==> 04-03 <==
==> flow/design.v (excerpt) <==
module Top_FFT #(
    parameter   INTEGER_SIZE = 4,
                FRACT_SIZE = 14,
                NFFT = 64
) (
    input       wire                                             clk, rst,
    input       wire                                             start_FFT,
    input       wire    signed  [INTEGER_SIZE+FRACT_SIZE-1:0]    serial_in_r, serial_in_i,
    output      wire    signed  [INTEGER_SIZE+FRACT_SIZE-1:0]    serial_out_r, serial_out_i,
    output      wire                                             end_FFT, data_valid_FFT
);
localparam DATA_WIDTH = INTEGER_SIZE+FRACT_SIZE ;
wire    [$clog2(NFFT)-1:0]        start_stages;
wire    [DATA_WIDTH-1:0]        stage2_in_r, stage2_in_i;
wire    [DATA_WIDTH-1:0]        stage3_in_r, stage3_in_i;
wire    [DATA_WIDTH-1:0]        stage4_in_r, stage4_in_i;
wire    [DATA_WIDTH-1:0]        stage5_in_r, stage5_in_i;
wire    [DATA_WIDTH-1:0]        stage6_in_r, stage6_in_i;
wire    [DATA_WIDTH-1:0]        stage7_in_r, stage7_in_i;
FFT_1st_stage #(.INTEGER_SIZE(INTEGER_SIZE), .FRACT_SIZE(FRACT_SIZE), .STAGE_NO(1), .NFFT(NFFT)) ST1 (
    .clk(clk),
    .rst(rst),
    .start_conv(start_stages[0]),
    .serial_in_r(serial_in_r),
    .serial_in_i(serial_in_i),
    .serial_out_r(stage2_in_r),
    .serial_out_i(stage2_in_i)
);
FFT_2nd_stage #(.INTEGER_SIZE(INTEGER_SIZE), .FRACT_SIZE(FRACT_SIZE), .STAGE_NO(2), .NFFT(NFFT)) ST2 (
    .clk(clk),
    .rst(rst),
    .start_conv(start_stages[1]),
    .serial_in_r(stage2_in_r),
    .serial_in_i(stage2_in_i),
    .serial_out_r(stage3_in_r),
    .serial_out_i(stage3_in_i)
);
FFT_3rd_stage #(.INTEGER_SIZE(INTEGER_SIZE), .FRACT_SIZE(FRACT_SIZE), .STAGE_NO(3), .NFFT(NFFT)) ST3 (
    .clk(clk),
    .rst(rst),
    .start_conv(start_stages[2]),
    .serial_in_r(stage3_in_r),
    .serial_in_i(stage3_in_i),
    .serial_out_r(stage4_in_r),
    .serial_out_i(stage4_in_i)
);
  ...
==> flow/config.mk <==
export PLATFORM = sky130hd
export DESIGN_NAME = Top_FFT
export DESIGN_NICKNAME = Top_FFT
export VERILOG_FILES = /design/flow/design.v
export SDC_FILE = /design/flow/constraint.sdc
export NUM_CORES = 4
export LEC_CHECK = 0
export CAP_MARGIN = 20
export CORE_ASPECT_RATIO = 0.5
export CORE_MARGIN = 2
export CORE_UTILIZATION = 72
export CTS_CLUSTER_DIAMETER = 227
export PLACE_DENSITY = 0.6
export SETUP_SLACK_MARGIN = 1.98
export SLEW_MARGIN = 20
==> flow/constraint.sdc <==
create_clock -name core_clock -period 7.41 [get_ports {clk}]
set_input_delay 1.4820 -clock core_clock [delete_from_list [all_inputs] [get_ports {clk}]]
set_output_delay 1.4820 -clock core_clock [all_outputs]
set_load 0.01 [all_outputs]
run.sh (not shown) runs the stock make flow with config.mk's settings and CLKGATE_MAP_FILE=.
==> 03-23: changes against 04-03 <==
ABC_AREA = 1   (was unset)
CORE_ASPECT_RATIO = unset   (was 0.5)
CORE_UTILIZATION = 70   (was 72)
SETUP_SLACK_MARGIN = unset   (was 1.98)
SLEW_MARGIN = 5   (was 20)
==> flow/constraint.sdc (replaced) <==
create_clock -name core_clock -period 6.91 [get_ports {clk}]
set_input_delay 1.3820 -clock core_clock [delete_from_list [all_inputs] [get_ports {clk}]]
set_output_delay 1.3820 -clock core_clock [all_outputs]
set_load 0.01 [all_outputs]
==> 11-02: changes against 04-03 <==
CORE_ASPECT_RATIO = unset   (was 0.5)
SETUP_SLACK_MARGIN = unset   (was 1.98)
==> flow/constraint.sdc (replaced) <==
create_clock -name core_clock -period 7.48 [get_ports {clk}]
set_input_delay 1.4960 -clock core_clock [delete_from_list [all_inputs] [get_ports {clk}]]
set_output_delay 1.4960 -clock core_clock [all_outputs]
set_load 0.01 [all_outputs]
==> results <==
                                                                               03-23                   04-03                   11-02
Mean instance size in the synthesized netlist                              10.10 um2               11.54 um2               11.54 um2
Area of the placeable core                                                303300 um2              283500 um2              284700 um2
Dpl hpwl                                                                   472600 um                       -               369500 um
Cell count listed in synth_stat.txt                                            21170                   17810                   17810
Total placed cells including tap cells                                         25810                       -                   22020
Number of standard cells after synthesis                                       21170                   17810                   17810
Worst slack after detailed placement                                      -0.5789 ns                       -               -1.031 ns
FA/HA/MAJ Cells, Area Fraction                                                0.3163                  0.3287                  0.3287
Proportion of synthesized area in mux cells                                 0.007588                 0.01606                 0.01606
Die y size                                                                  556.5 um                381.9 um                538.4 um
Starting Density                                                              0.7046                  0.7253                  0.7223
Core Rows                                                                        202                     138                     196
Placer Congestion                                                             0.9859                  0.9564                  0.9456
Result of the run                                             stopped before the end  stopped before the end  stopped before the end
Last stage reached                                                           5_1_grt            3_5_place_dp                 4_1_cts
XOR-XNOR Cells, Area Fraction                                                0.02258                 0.03399                 0.03399
Share of the synthesized area in the top cell type                            0.3934                  0.4089                  0.4089
Area fraction in and, or, nand and nor cells after synthesis                  0.1101                 0.08357                 0.08357
Seq/Total Area, Yosys                                                         0.3943                  0.4098                  0.4098
Netlist Area Pre-Place                                                    213700 um2              205600 um2              205600 um2

==> job 8349 <==
Starting RTL as in the previous note.
export LEC_CHECK = 0
export ABC_AREA = 0
export CAP_MARGIN = 40
export CELL_PAD_IN_SITES_DETAIL_PLACEMENT = 0
export CORE_ASPECT_RATIO = 1.8
export CORE_MARGIN = 2
export CORE_UTILIZATION = 28
export CTS_CLUSTER_DIAMETER = 163
export GPL_TIMING_DRIVEN = 0
export SETUP_SLACK_MARGIN = 1.36
export SLEW_MARGIN = 20
export TNS_END_PERCENT = 70
create_clock -name core_clock -period 8.87 [get_ports {clk}]
==> job 2376 (differences from job 8349) <==
- ABC_AREA: 0 -> not set
- CAP_MARGIN: 40 -> 20
- CELL_PAD_IN_SITES_DETAIL_PLACEMENT: 0 -> not set
- CORE_ASPECT_RATIO: 1.8 -> not set
- CORE_UTILIZATION: 28 -> 61
- CTS_CLUSTER_DIAMETER: 163 -> not set
- GPL_TIMING_DRIVEN: 0 -> not set
- PLACE_DENSITY: not set -> 0.6
- SETUP_SLACK_MARGIN: 1.36 -> not set
- TNS_END_PERCENT: 70 -> not set
==> flow/constraint.sdc (replaced) <==
create_clock -name core_clock -period 6.92 [get_ports {clk}]
set_input_delay 1.3840 -clock core_clock [delete_from_list [all_inputs] [get_ports {clk}]]
set_output_delay 1.3840 -clock core_clock [all_outputs]
set_load 0.01 [all_outputs]
==> metrics.sh <==
LAYOUT.FAILED_CHECKS='negative setup slack'
LAYOUT.NONCLK_BUF_SHARE_PCT=4.08
POSTLAYOUTSETUPSLACKWORST_NS=-0.233
SETUP_VIOLATIONS=9
RUN_STATUS='finished with violations'
PG_COMB_mW=0.742
FIN_WORST_HOLD_SLACK_NS=0.295
Source of the figures above: job 8349

==> metrics.sh <==
LAYOUT.FAILED_CHECKS='negative setup slack'
POSTLAYOUTSETUPSLACKWORST_NS=-1.10
FIN_WORST_HOLD_SLACK_NS=0.266
SETUP_VIOLATIONS=70
RUN_STATUS='finished with violations'
PG_COMB_mW=0.967
Source of the figures above: job 2376


==> 12-11: inputs <==
Starting RTL as in the previous note.
make LEC_CHECK=0 ABC_AREA=1 CAP_MARGIN=15 CELL_PAD_IN_SITES_DETAIL_PLACEMENT=2 CORE_MARGIN=2 CORE_UTILIZATION=36 CTS_CLUSTER_DIAMETER=182 CTS_CLUSTER_SIZE=15 GPL_ROUTABILITY_DRIVEN=0 GPL_TIMING_DRIVEN=0 PLACE_DENSITY_LB_ADDON=0.08 SETUP_SLACK_MARGIN=-0.31 SLEW_MARGIN=20 TNS_END_PERCENT=70 finish   # period 8.4 ns
==> 08-22: changes against 12-11 <==
==> flow/config.mk (replaced) <==
export PLATFORM = sky130hd
export DESIGN_NAME = Top_FFT
export DESIGN_NICKNAME = Top_FFT
export VERILOG_FILES = /design/flow/design.v
export SDC_FILE = /design/flow/constraint.sdc
export NUM_CORES = 4
export LEC_CHECK = 0
export CAP_MARGIN = 20
export CORE_MARGIN = 2
export CORE_UTILIZATION = 16
export PLACE_DENSITY = 0.6
export SLEW_MARGIN = 20
==> flow/constraint.sdc (replaced) <==
create_clock -name core_clock -period 12.5 [get_ports {clk}]
set_input_delay 2.5000 -clock core_clock [delete_from_list [all_inputs] [get_ports {clk}]]
set_output_delay 2.5000 -clock core_clock [all_outputs]
set_load 0.01 [all_outputs]
==> git commit body <==
Refresh implementation metrics

* Violated layout checks: negative setup slack
- The flow ran to the end, but the layout failed its checks.
- Count of final setup violators: 10
- Worst path setup slack after routing: -112 ps
* Met3 capacity usage during global routing: ~2.2%
the above is filed under 12-11

==> git commit body <==
Refresh implementation metrics

- The flow ran to the end and the layout has no timing, DRC or antenna violations.
- Worst path setup slack after routing: a little under 2000 ps
* Count of final setup violators: 0
- Mux area share: 1.61%
the above is filed under 08-22


==> v10 <==
Top_FFT again, from the RTL that the note above started with.
make LEC_CHECK=0 CAP_MARGIN=15 CORE_MARGIN=2 CORE_UTILIZATION=36 CTS_CLUSTER_DIAMETER=182 CTS_CLUSTER_SIZE=15 GPL_ROUTABILITY_DRIVEN=0 GPL_TIMING_DRIVEN=0 PLACE_DENSITY_LB_ADDON=0.05 SETUP_SLACK_MARGIN=-0.31 SLEW_MARGIN=20 TNS_END_PERCENT=70 finish   # period 8.4 ns
==> inputs of v33, as changes to v10 <==
Settings changed: CAP_MARGIN 15 to 20, CORE_UTILIZATION 36 to 65, CTS_CLUSTER_DIAMETER 182 to 35, CTS_CLUSTER_SIZE 15 to default, GPL_ROUTABILITY_DRIVEN 0 to default, GPL_TIMING_DRIVEN 0 to default, PLACE_DENSITY from default to 0.6, PLACE_DENSITY_LB_ADDON 0.05 to default, SETUP_SLACK_MARGIN -0.31 to default, TNS_END_PERCENT 70 to default.
==> flow/constraint.sdc (replaced) <==
create_clock -name core_clock -period 6.16 [get_ports {clk}]
set_input_delay 1.2320 -clock core_clock [delete_from_list [all_inputs] [get_ports {clk}]]
set_output_delay 1.2320 -clock core_clock [all_outputs]
set_load 0.01 [all_outputs]
==> changes_impl.md <==
## Flow update

* Seq area share at 36.8%
* WP data required at slightly above 9 ns
* P_comb at roughly 800 uW
* Logic area at 0.108 sq mm
* SO Viols: negative setup slack
* Met3 wire length at 22800 um
* Maximum vdd drop at 0.000200 V
* Final setup fails at 33
* Run status: finished with violations
* Sequential share of power at between 50% and 60%
* Min-Delay Path Class: reg -> reg
* Clock transition at the registers of the reported paths at roughly 0.08 ns
* Vias per inst at 4.65
* Period utilization at 104%
* Crit path depth at 35
* Setup ws final at -0.353 ns
* Setup TNS at -5.92 ns
[end of results for v10]
==> changes_impl.md <==
## Flow update

* Period utilization at 130%
* Count of non-CTS buffers in the layout at 1874
* Run status: finished with violations
* Maximum vdd drop at 0.000396 V
* Met3 wire length at 29000 um
* Clock transition at the registers of the reported paths at 0.06 ns
* Sequential share of power at 45.8%
* Logic area at 0.109 sq mm
* Final setup fails at 140
* Tapcell Cnt at ~4200
* WP data required at 6.95 ns
* P_comb at 1190 uW
* Vias per inst at 5.46
* Setup ws final at -1.84 ns
* SO Viols: negative setup slack
* Min-Delay Path Class: in -> async
* Crit path depth at 38
[end of results for v33]

==> job 9085 <==
Starting RTL as in the previous note.
==> flow/config.mk <==
export PLATFORM = sky130hd
export DESIGN_NAME = Top_FFT
export DESIGN_NICKNAME = Top_FFT
export VERILOG_FILES = /design/flow/design.v
export SDC_FILE = /design/flow/constraint.sdc
export NUM_CORES = 4
export LEC_CHECK = 0
export ABC_AREA = 1
export CAP_MARGIN = 20
export CELL_PAD_IN_SITES_DETAIL_PLACEMENT = 1
export CELL_PAD_IN_SITES_GLOBAL_PLACEMENT = 2
export CORE_MARGIN = 2
export CORE_UTILIZATION = 40
export GPL_ROUTABILITY_DRIVEN = 0
export SLEW_MARGIN = 20
==> flow/constraint.sdc <==
create_clock -name core_clock -period 12.0 [get_ports {clk}]
set_input_delay 2.4000 -clock core_clock [delete_from_list [all_inputs] [get_ports {clk}]]
set_output_delay 2.4000 -clock core_clock [all_outputs]
set_load 0.01 [all_outputs]
==> inputs of job 7012, as changes to job 9085 <==
ABC_AREA = unset   (was 1)
CELL_PAD_IN_SITES_DETAIL_PLACEMENT = unset   (was 1)
CELL_PAD_IN_SITES_GLOBAL_PLACEMENT = unset   (was 2)
CORE_UTILIZATION = 70   (was 40)
CTS_CLUSTER_SIZE = 37   (was unset)
GPL_ROUTABILITY_DRIVEN = unset   (was 0)
PLACE_DENSITY = 0.6   (was unset)
==> flow/constraint.sdc (replaced) <==
create_clock -name core_clock -period 8.76 [get_ports {clk}]
set_input_delay 1.7520 -clock core_clock [delete_from_list [all_inputs] [get_ports {clk}]]
set_output_delay 1.7520 -clock core_clock [all_outputs]
set_load 0.01 [all_outputs]
==> inputs of job 1354, as changes to job 9085 <==
CELL_PAD_IN_SITES_DETAIL_PLACEMENT = unset   (was 1)
CELL_PAD_IN_SITES_GLOBAL_PLACEMENT = unset   (was 2)
CORE_ASPECT_RATIO = 1.46   (was unset)
CORE_UTILIZATION = 65   (was 40)
CTS_CLUSTER_DIAMETER = 165   (was unset)
CTS_CLUSTER_SIZE = 11   (was unset)
GPL_ROUTABILITY_DRIVEN = unset   (was 0)
GPL_TIMING_DRIVEN = 0   (was unset)
HOLD_SLACK_MARGIN = 0.02   (was unset)
MIN_ROUTING_LAYER = met2   (was unset)
PLACE_DENSITY = 0.6   (was unset)
SETUP_SLACK_MARGIN = 1.15   (was unset)
==> metrics.cfg <==
[sta]
relSlewSlack=0.247

[outcome]
status=finished with violations
violations=antenna violations

[placement]
preCtsSetupSlack_ns=-0.198

[detailed_routing]
ant_nets=1

[synthesis]
synthSimpleGateAreaFrac=0.0836

[floorplan]
tap_cells=3919

[layout]
biggestCellCategory=multi-input combinational cells

[clock_tree]
clock_latency_ns=1.02

Source of the figures above: job 7012

==> metrics.cfg <==
[synthesis]
synthSimpleGateAreaFrac=0.110

[outcome]
firstError=[ERROR GRT-0116] Global routing finished with congestion. Check the congestion regions in the DRC Viewer.
status=stopped before the end
haltStage=global routing

[placement]
preCtsSetupSlack_ns=1.18

Source of the figures above: job 1354

==> metrics.cfg <==
[layout]
biggestCellCategory=multi-input combinational cells

[outcome]
status=complete, no violations

[placement]
numPlacedInstances=28000
preCtsSetupSlack_ns=2.60

[floorplan]
tap_cells=7020

[detailed_routing]
ant_nets=0

[synthesis]
synthSimpleGateAreaFrac=0.110

[clock_tree]
clock_latency_ns=1.01

Source of the figures above: job 9085


==> run X: inputs <==
Starting RTL as in the previous note.
clock: 5.96 ns
lec_check: 0
abc_area: 1
cap_margin: 20
core_margin: 2
core_utilization: 72
cts_cluster_diameter: 396
cts_cluster_size: 100
place_density: 0.6
setup_slack_margin: -0.56
slew_margin: 20
==> run Z: changes against run X <==
- ABC_AREA: 1 -> not set
- CTS_CLUSTER_DIAMETER: 396 -> not set
- CTS_CLUSTER_SIZE: 100 -> 10
- SETUP_SLACK_MARGIN: -0.56 -> 2.09
- TNS_END_PERCENT: not set -> 5
==> flow/constraint.sdc (replaced) <==
create_clock -name core_clock -period 9.71 [get_ports {clk}]
set_input_delay 1.9420 -clock core_clock [delete_from_list [all_inputs] [get_ports {clk}]]
set_output_delay 1.9420 -clock core_clock [all_outputs]
set_load 0.01 [all_outputs]
==> run B: changes against run X <==
- ABC_AREA: 1 -> not set
- CTS_CLUSTER_DIAMETER: 396 -> not set
- CTS_CLUSTER_SIZE: 100 -> 46
- PLACE_DENSITY: 0.6 -> 0.62
- SETUP_SLACK_MARGIN: -0.56 -> not set
==> flow/constraint.sdc (replaced) <==
create_clock -name core_clock -period 8.09 [get_ports {clk}]
set_input_delay 1.6180 -clock core_clock [delete_from_list [all_inputs] [get_ports {clk}]]
set_output_delay 1.6180 -clock core_clock [all_outputs]
set_load 0.01 [all_outputs]
==> run M: changes against run X <==
- ABC_AREA: 1 -> not set
- CORE_UTILIZATION: 72 -> 40
- CTS_CLUSTER_DIAMETER: 396 -> not set
- CTS_CLUSTER_SIZE: 100 -> not set
- SETUP_SLACK_MARGIN: -0.56 -> not set
==> flow/constraint.sdc (replaced) <==
create_clock -name core_clock -period 10.7 [get_ports {clk}]
set_input_delay 2.1400 -clock core_clock [delete_from_list [all_inputs] [get_ports {clk}]]
set_output_delay 2.1400 -clock core_clock [all_outputs]
set_load 0.01 [all_outputs]
==> summary of the runs <==
Sequential cell count is the same in run Z and run M.
Clock skew: run M is higher than run Z (0.018 ns).
Design area: run Z is lower than run M (0.99%).
Of run M and run Z, run Z has the higher wire length (gap about 20%, measured against run Z).
Against run Z, the cell count of run M is larger by about 14%.
Of run M and run Z, run Z has the higher non-clock buffer count (gap 114).
Combinational power: run M is smaller than run Z (about 26%).
Area after synthesis is the same in run Z and run B.
Run Z finished with timing, DRC and antenna clean. Run X ended with an error in global routing (5_1_grt) with ODB-0269. Run B failed in detailed placement (3_5_place_dp). Run M ran to the end with no violations.
Against run M, the utilization of run Z is higher by 35 points.
Power figures rest on the tool's default switching activity, not on a simulated workload.
